## oak
==> flow/design.v (excerpt) <==
module cpu_top_pipeline (
    input wire clk,
    input wire rst,
    output wire [7:0]  imem_addr,
    input  wire [15:0] imem_data,
    output wire [7:0]  dmem_addr,
    output wire [15:0] dmem_wdata,
    output wire        dmem_we,
    input  wire [15:0] dmem_rdata,
    output wire        halted
);
    wire [15:0] if_pc, if_instr;
    wire if_stall, if_flush;
    wire [15:0] id_pc, id_instr;
    wire [3:0] id_opcode, id_rd, id_rs1, id_rs2;
    wire [15:0] id_rs1_data, id_rs2_data, id_imm;
    wire id_reg_write, id_alu_src, id_mem_read, id_mem_write, id_mem_to_reg;
    wire id_branch, id_branch_ne, id_jump;
    wire [3:0] id_alu_op;
    wire id_halt, id_pc_write;
    wire [15:0] ex1_pc, ex1_rs1_data, ex1_rs2_data, ex1_imm;
    wire [3:0] ex1_rd, ex1_rs1, ex1_rs2, ex1_alu_op;
    wire ex1_reg_write, ex1_alu_src, ex1_mem_read, ex1_mem_write, ex1_mem_to_reg;
    wire ex1_branch, ex1_branch_ne;
    wire [15:0] ex1_alu_result, ex1_branch_target;
    wire ex1_zero;
    wire [1:0] forward_a, forward_b;
    wire [15:0] ex1_rs1_fwd, ex1_rs2_fwd;
  ...
Size: roughly 2500 cells after synthesis, roughly 470 flip-flops, about 68 I/O pins.
export LEC_CHECK = 0
export ABC_AREA = 0
export CAP_MARGIN = 30
export CELL_PAD_IN_SITES_DETAIL_PLACEMENT = 2
export CELL_PAD_IN_SITES_GLOBAL_PLACEMENT = 0
export CORE_MARGIN = 2
export CORE_UTILIZATION = 32
export CTS_CLUSTER_SIZE = 96
export GPL_ROUTABILITY_DRIVEN = 0
export GPL_TIMING_DRIVEN = 0
export MAX_ROUTING_LAYER = met4
export MIN_ROUTING_LAYER = met2
export PLACE_DENSITY_LB_ADDON = 0.29
export SLEW_MARGIN = 0
export TNS_END_PERCENT = 75
create_clock -name core_clock -period 4.13 [get_ports {clk}]
run.sh (not shown) runs the stock make flow with config.mk's settings and CLKGATE_MAP_FILE=.
global routing: oak exited with error
Here is what was changed in the inputs of pine compared with oak.
- CTS_CLUSTER_SIZE no longer set, was 96
- TNS_END_PERCENT no longer set, was 75
- CORE_UTILIZATION now 72, was 32
- MAX_ROUTING_LAYER no longer set, was met4
- SLEW_MARGIN now 20, was 0
- PLACE_DENSITY_LB_ADDON no longer set, was 0.29
- GPL_ROUTABILITY_DRIVEN no longer set, was 0
- PLACE_DENSITY now 0.6, previously not set
- CELL_PAD_IN_SITES_DETAIL_PLACEMENT no longer set, was 2
- ABC_AREA now 1, was 0
- CAP_MARGIN now 20, was 30
- GPL_TIMING_DRIVEN no longer set, was 0
- CELL_PAD_IN_SITES_GLOBAL_PLACEMENT no longer set, was 0
- MIN_ROUTING_LAYER no longer set, was met2
- the clock period (ns, I/O delays scaled along) now 4.61, was 4.13
==> comparison <==
- Every stage of the flow completed for pine, and the final layout passed the timing, design-rule and antenna checks.
- oak has lower summed instance area of the synthesized netlist than pine.
- Diff oak -> pine | quantity of gates resized following cts | decrease of 332
- Compare pine and oak | synthesized cell count lower: oak
- In pine, the area reported by Yosys stat came out 7.0% above the value in oak.
- Taking oak as the reference, in pine number of distinct library cells after synthesis has decreased, register area share after synthesis has decreased.

---

## job 2286
Starting RTL as in the previous note.
==> flow/design.v (excerpt) <==
module cpu_top_pipeline (
    input wire clk,
    input wire rst,
    output wire [7:0]  imem_addr,
    input  wire [15:0] imem_data,
    output wire [7:0]  dmem_addr,
    output wire [15:0] dmem_wdata,
    output wire        dmem_we,
    input  wire [15:0] dmem_rdata,
    output wire        halted
);
clock: 4.78 ns
lec_check: 0
abc_area: 1
cap_margin: 35
cell_pad_in_sites_global_placement: 2
core_margin: 5
core_utilization: 17
cts_cluster_diameter: 258
min_routing_layer: met1
setup_slack_margin: 0.92
slew_margin: 10
Job 2286 reached the end of the flow, and the finished layout is clean on the timing, design-rule and antenna checks.
[inputs] job 5281 vs job 2286
Settings: a change of CORE_UTILIZATION from 17 to 40; a change of CAP_MARGIN from 35 to 20; a deleted CTS_CLUSTER_DIAMETER that had been 258; an added PLACE_DENSITY of 0.6; a change of SLEW_MARGIN from 10 to 20; a deleted ABC_AREA that had been 1; a deleted CELL_PAD_IN_SITES_GLOBAL_PLACEMENT that had been 2; a change of CORE_MARGIN from 5 to 2; a deleted MIN_ROUTING_LAYER that had been met1; a deleted SETUP_SLACK_MARGIN that had been 0.92; a change of the clock period (ns, I/O delays scaled along) from 4.78 to 5.31.
Results
- Job 5281: no failed stages, no open violations at the end
- For job 5281, the combinational family with the most area after synthesis was AND-OR/OR-AND gates, unlike job 2286, where it was simple AND/OR/NAND/NOR gates.
Input changes introduced in job 9579 (baseline for comparison: job 5281):
Settings: swapping 40 for 61 in CORE_UTILIZATION; putting SETUP_SLACK_MARGIN at 0.87 where nothing was set; clearing PLACE_DENSITY, which used to be 0.6; putting CTS_CLUSTER_SIZE at 41 where nothing was set; swapping 5.31 for 3.01 in the clock period (ns, I/O delays scaled along).
==> results <==
Nothing crashed in job 9579 and all stages finished; the problem is that the final layout failed, the offending checks being setup timing. Looking only at area added between synthesis and finish, and setting everything else aside, the higher value of job 5281 and job 9579 goes to job 9579. The run showing the greater setup slack after layout is job 5281. Summary of the comparison: clock skew is lower in job 9579, relative to job 5281. Area used by sequential logic in the layout across job 5281 and job 9579: no real change. Compare job 5281 and job 9579 | global routing usage summed across all routing layers lower: job 5281. As far as yosys stat chip area is concerned, job 5281 and job 9579 perform about the same.
> inputs changed (job 9579 -> job 2704)
Settings: a change of CORE_UTILIZATION from 61 to 58; a deleted CTS_CLUSTER_SIZE that had been 41; a deleted SETUP_SLACK_MARGIN that had been 0.87.
### Flow results
As for a clean layout from job 9579 and job 2704, there is none.
| job 2704 | all stages done | FAIL | setup timing |
Job 2704 does worse than job 9579 on worst hold slack.
Diff job 9579 -> job 2704: via-per-instance ratio decreased 0.38; time the final worst path needs with I/O delays and setup -0.036 ns.
Relative to job 9579, wire length on met2 decreased by about 11% in job 2704.
In the tables for job 9579 and job 2704, non-clock buffer share of cell area reads higher with job 9579.
[inputs] job 2773 vs job 2704
Settings: PLACE_DENSITY: unset -> 0.6; CORE_UTILIZATION: 58 -> 40; the clock period (ns, I/O delays scaled along): 3.01 -> 5.5.
Results
Job 2773 reached the final stage; the timing, design-rule and antenna checks on its layout passed.
Highest attainable clock frequency is lower on job 2773
Job 2773 vs. job 2704: hold slack increased by 0.012 ns relative to the old numbers.
Job 2704 reports its top cell class by occupied area as logic gates while job 2773 reports sequential cells.
Against job 2704, job 2773 reports a cell count after placement that is lower.

---

Setup of job 101:
Starting RTL as in the previous note.
Settings: LEC_CHECK=0, ABC_AREA=1, CAP_MARGIN=0, CORE_ASPECT_RATIO=1.65, CORE_MARGIN=2, CORE_UTILIZATION=27, CTS_CLUSTER_SIZE=59, GPL_ROUTABILITY_DRIVEN=1, MAX_ROUTING_LAYER=met5, PLACE_DENSITY_LB_ADDON=0.21, SLEW_MARGIN=0; clock period 5.2 ns.
## Diff of input files: job 102 against job 101
# job 101
export LEC_CHECK = 0
export ABC_AREA = 1
export CAP_MARGIN = 0
export CORE_ASPECT_RATIO = 1.65
export CORE_MARGIN = 2
export CORE_UTILIZATION = 27
export CTS_CLUSTER_SIZE = 59
export GPL_ROUTABILITY_DRIVEN = 1
export MAX_ROUTING_LAYER = met5
export PLACE_DENSITY_LB_ADDON = 0.21
export SLEW_MARGIN = 0
create_clock -name core_clock -period 5.2 [get_ports {clk}]
# job 102
export LEC_CHECK = 0
export ABC_AREA = 1
export CAP_MARGIN = 0
export CORE_MARGIN = 2
export CORE_UTILIZATION = 72
export PLACE_DENSITY = 0.75
export SETUP_SLACK_MARGIN = -0.39
export SLEW_MARGIN = 20
create_clock -name core_clock -period 3.79 [get_ports {clk}]
Findings:
What the final checks of job 102 revealed, after a flow that finished every stage, was a layout that fails on negative setup slack. Compared with job 101, in job 102 global-route usage over all layers higher, wire length lower. Final cell count without fillers (job 101 / job 102): 1.17. Job 102 vs. job 101: register area ~0 delta, synthesis-to-layout area growth moved down, final period demand of the worst path went down 0.50 ns.
Relative to job 102, the following input files were edited for job 103:
# job 102
export LEC_CHECK = 0
export ABC_AREA = 1
export CAP_MARGIN = 0
export CORE_MARGIN = 2
export CORE_UTILIZATION = 72
export PLACE_DENSITY = 0.75
export SETUP_SLACK_MARGIN = -0.39
export SLEW_MARGIN = 20
create_clock -name core_clock -period 3.79 [get_ports {clk}]
# job 103
export LEC_CHECK = 0
export ABC_AREA = 1
export CAP_MARGIN = 20
export CORE_MARGIN = 2
export CORE_UTILIZATION = 65
export SLEW_MARGIN = 20
create_clock -name core_clock -period 2.95 [get_ports {clk}]
Job 103 ran in full, but the layout does not pass; the checks complain about negative setup slack. First-pass detailed-route iteration total: job 103 higher than job 102. Cmp job 103 vs job 102: inserted tap cell count higher in job 103. Looking at met3 wirelength from detailed routing across job 103 and job 102, the one that comes out lower is job 102. Compared with job 102, in job 103 clock-buffer cell count shrank by 11.
Relative to job 103, the following input files were edited for job 104:
# job 103
export LEC_CHECK = 0
export ABC_AREA = 1
export CAP_MARGIN = 20
export CORE_MARGIN = 2
export CORE_UTILIZATION = 65
export SLEW_MARGIN = 20
create_clock -name core_clock -period 2.95 [get_ports {clk}]
# job 104
export LEC_CHECK = 0
export CAP_MARGIN = 20
export CORE_MARGIN = 2
export CORE_UTILIZATION = 64
export SETUP_SLACK_MARGIN = 0.97
export SLEW_MARGIN = 20
create_clock -name core_clock -period 3.7 [get_ports {clk}]
Results
- Every stage of job 104 finished as expected; the final checks, on the other hand, flagged negative setup slack, which means the layout fails.
- STATUS sum of routed wire length over all layers: job 104 wins against job 103
- Re core region area: job 103 was higher than job 104.
- Against job 103, job 104 reports a proportion of synthesized chip area in sequential cells that is higher.
